==> 08-01 <==
Design ARM, start of the top module:
module ARM(input clk,rst,
           output [31:0] imem_addr,
           input [31:0] imem_rdata,
           output [31:0] dmem_addr,dmem_wdata,
           output dmem_we,
           input [31:0] dmem_rdata);
Settings: LEC_CHECK=0, CAP_MARGIN=30, CORE_ASPECT_RATIO=1.37, CORE_MARGIN=2, CORE_UTILIZATION=17, PLACE_DENSITY=0.6, SLEW_MARGIN=20; clock period 12.0 ns.
run.sh (not shown) runs the stock make flow with config.mk's settings and CLKGATE_MAP_FILE=.
==> 08-20 (differences from 08-01) <==
- ABC_AREA: not set -> 0
- CAP_MARGIN: 30 -> 20
- CELL_PAD_IN_SITES_DETAIL_PLACEMENT: not set -> 2
- CELL_PAD_IN_SITES_GLOBAL_PLACEMENT: not set -> 1
- CORE_ASPECT_RATIO: 1.37 -> 0.75
- CORE_UTILIZATION: 17 -> 39
- GPL_ROUTABILITY_DRIVEN: not set -> 0
- GPL_TIMING_DRIVEN: not set -> 0
- MAX_ROUTING_LAYER: not set -> met5
- MIN_ROUTING_LAYER: not set -> met2
- PLACE_DENSITY: 0.6 -> not set
- TNS_END_PERCENT: not set -> 10
==> flow/constraint.sdc (replaced) <==
create_clock -name core_clock -period 7.37 [get_ports {clk}]
set_input_delay 1.4740 -clock core_clock [delete_from_list [all_inputs] [get_ports {clk}]]
set_output_delay 1.4740 -clock core_clock [all_outputs]
set_load 0.01 [all_outputs]
==> 07-08 (differences from 08-01) <==
- CAP_MARGIN: 30 -> 15
- CORE_ASPECT_RATIO: 1.37 -> not set
- CORE_MARGIN: 2 -> 5
- CORE_UTILIZATION: 17 -> 59
- CTS_CLUSTER_DIAMETER: not set -> 315
- CTS_CLUSTER_SIZE: not set -> 13
- GPL_ROUTABILITY_DRIVEN: not set -> 1
- PLACE_DENSITY: 0.6 -> not set
- SLEW_MARGIN: 20 -> 10
- TNS_END_PERCENT: not set -> 20
==> flow/constraint.sdc (replaced) <==
create_clock -name core_clock -period 5.95 [get_ports {clk}]
set_input_delay 1.1900 -clock core_clock [delete_from_list [all_inputs] [get_ports {clk}]]
set_output_delay 1.1900 -clock core_clock [all_outputs]
set_load 0.01 [all_outputs]
==> 02-22 (differences from 08-01) <==
- CAP_MARGIN: 30 -> 15
- CORE_ASPECT_RATIO: 1.37 -> not set
- CORE_UTILIZATION: 17 -> 55
- CTS_CLUSTER_SIZE: not set -> 64
- GPL_ROUTABILITY_DRIVEN: not set -> 1
- PLACE_DENSITY: 0.6 -> not set
- PLACE_DENSITY_LB_ADDON: not set -> 0.08
- SETUP_SLACK_MARGIN: not set -> 2.11
- SLEW_MARGIN: 20 -> 10
- TNS_END_PERCENT: not set -> 5
==> flow/constraint.sdc (replaced) <==
create_clock -name core_clock -period 7.69 [get_ports {clk}]
set_input_delay 1.5380 -clock core_clock [delete_from_list [all_inputs] [get_ports {clk}]]
set_output_delay 1.5380 -clock core_clock [all_outputs]
set_load 0.01 [all_outputs]
==> summary of the runs <==
- 08-20 stopped in global routing (5_1_grt) on GRT-0116. 02-22 reached the layout checks and failed them: setup timing. 08-01 ran to the end with no violations. 07-08 finished but fails on setup timing.
- Die area, lowest first: 07-08, 02-22, 08-20, 08-01.
- Non-clock buffer count, highest first: 07-08, 02-22, 08-01.
- Of 02-22 and 08-01, 02-22 has the higher cell area (gap 7.8%, measured against 08-01).
- Against 07-08, the critical path depth of 02-22 is lower by 3.
- Core utilization: 08-01 < 02-22 < 07-08.
- Clock power: 08-01 < 07-08 < 02-22.
- In 07-08 the worst hold slack is better than in 08-01, by 0.0031 ns.
- Against 08-01, the clock skew of 07-08 is lower by 0.019 ns.


==> build 48 <==
Starting RTL as in the previous note.
Design ARM, start of the top module:
module ARM(input clk,rst,
           output [31:0] imem_addr,
           input [31:0] imem_rdata,
           output [31:0] dmem_addr,dmem_wdata,
           output dmem_we,
           input [31:0] dmem_rdata);
==> flow/config.mk <==
export PLATFORM = sky130hd
export DESIGN_NAME = ARM
export DESIGN_NICKNAME = ARM
export VERILOG_FILES = /design/flow/design.v
export SDC_FILE = /design/flow/constraint.sdc
export NUM_CORES = 4
export LEC_CHECK = 0
export CAP_MARGIN = 15
export CELL_PAD_IN_SITES_DETAIL_PLACEMENT = 1
export CORE_MARGIN = 4
export CORE_UTILIZATION = 29
export CTS_CLUSTER_SIZE = 13
export GPL_ROUTABILITY_DRIVEN = 0
export MAX_ROUTING_LAYER = met4
export PLACE_DENSITY_LB_ADDON = 0.08
export SETUP_SLACK_MARGIN = 2.11
export SLEW_MARGIN = 10
export TNS_END_PERCENT = 20
==> flow/constraint.sdc <==
create_clock -name core_clock -period 9.68 [get_ports {clk}]
set_input_delay 1.9360 -clock core_clock [delete_from_list [all_inputs] [get_ports {clk}]]
set_output_delay 1.9360 -clock core_clock [all_outputs]
set_load 0.01 [all_outputs]
==> trial 2 (differences from build 48) <==
==> flow/config.mk (replaced) <==
export PLATFORM = sky130hd
export DESIGN_NAME = ARM
export DESIGN_NICKNAME = ARM
export VERILOG_FILES = /design/flow/design.v
export SDC_FILE = /design/flow/constraint.sdc
export NUM_CORES = 4
export LEC_CHECK = 0
export CAP_MARGIN = 15
export CELL_PAD_IN_SITES_DETAIL_PLACEMENT = 2
export CORE_MARGIN = 4
export CORE_UTILIZATION = 23
export CTS_CLUSTER_DIAMETER = 141
export CTS_CLUSTER_SIZE = 13
export GPL_ROUTABILITY_DRIVEN = 0
export GPL_TIMING_DRIVEN = 0
export HOLD_SLACK_MARGIN = 0.09
export MAX_ROUTING_LAYER = met4
export SLEW_MARGIN = 10
export TNS_END_PERCENT = 10
==> flow/constraint.sdc (replaced) <==
create_clock -name core_clock -period 7.31 [get_ports {clk}]
set_input_delay 1.4620 -clock core_clock [delete_from_list [all_inputs] [get_ports {clk}]]
set_output_delay 1.4620 -clock core_clock [all_outputs]
set_load 0.01 [all_outputs]
==> job_summary.md <==
### Metrics collected by this job

| Metric | Value |
|---|---|
| Dpl hpwl | `269.9 mm` |
| Core Footprint | `233,000 µm²` |
| Met2 Resource Use GR | `0.6435` |
| Err | `[ERROR GRT-0232] Routing congestion too high. Check the congestion heatmap in the GUI.` |
| Result of the run | `did not finish` |
| Last stage reached | `global routing` |
| Die height | `492.1 µm` |
# the run above: trial 2

==> job_summary.md <==
### Flow metrics

| Metric | Value |
|---|---|
| Result of the run | `complete, no violations` |
| Starting density of the core | `0.2929` |
| Min-delay src | `exe_stage_reg.MEM_R_EN$_DFF_PP0_` |
| Die height | `439.2 µm` |
| Post-synthesis cell type count | `121` |
| Fraction of area in multi-input gates | `0.4876` |
| Average vias per placed instance | `6.166` |
| Met2 Resource Use GR | `0.4641` |
| Die W | `439.2 µm` |
| Dpl hpwl | `roughly 190 mm` |
| Slack of the critical path | `1699 ps` |
| Clk power | `4.02 mW` |
# the run above: build 48

No activity file was given, so power comes from the tool's default toggle rates.
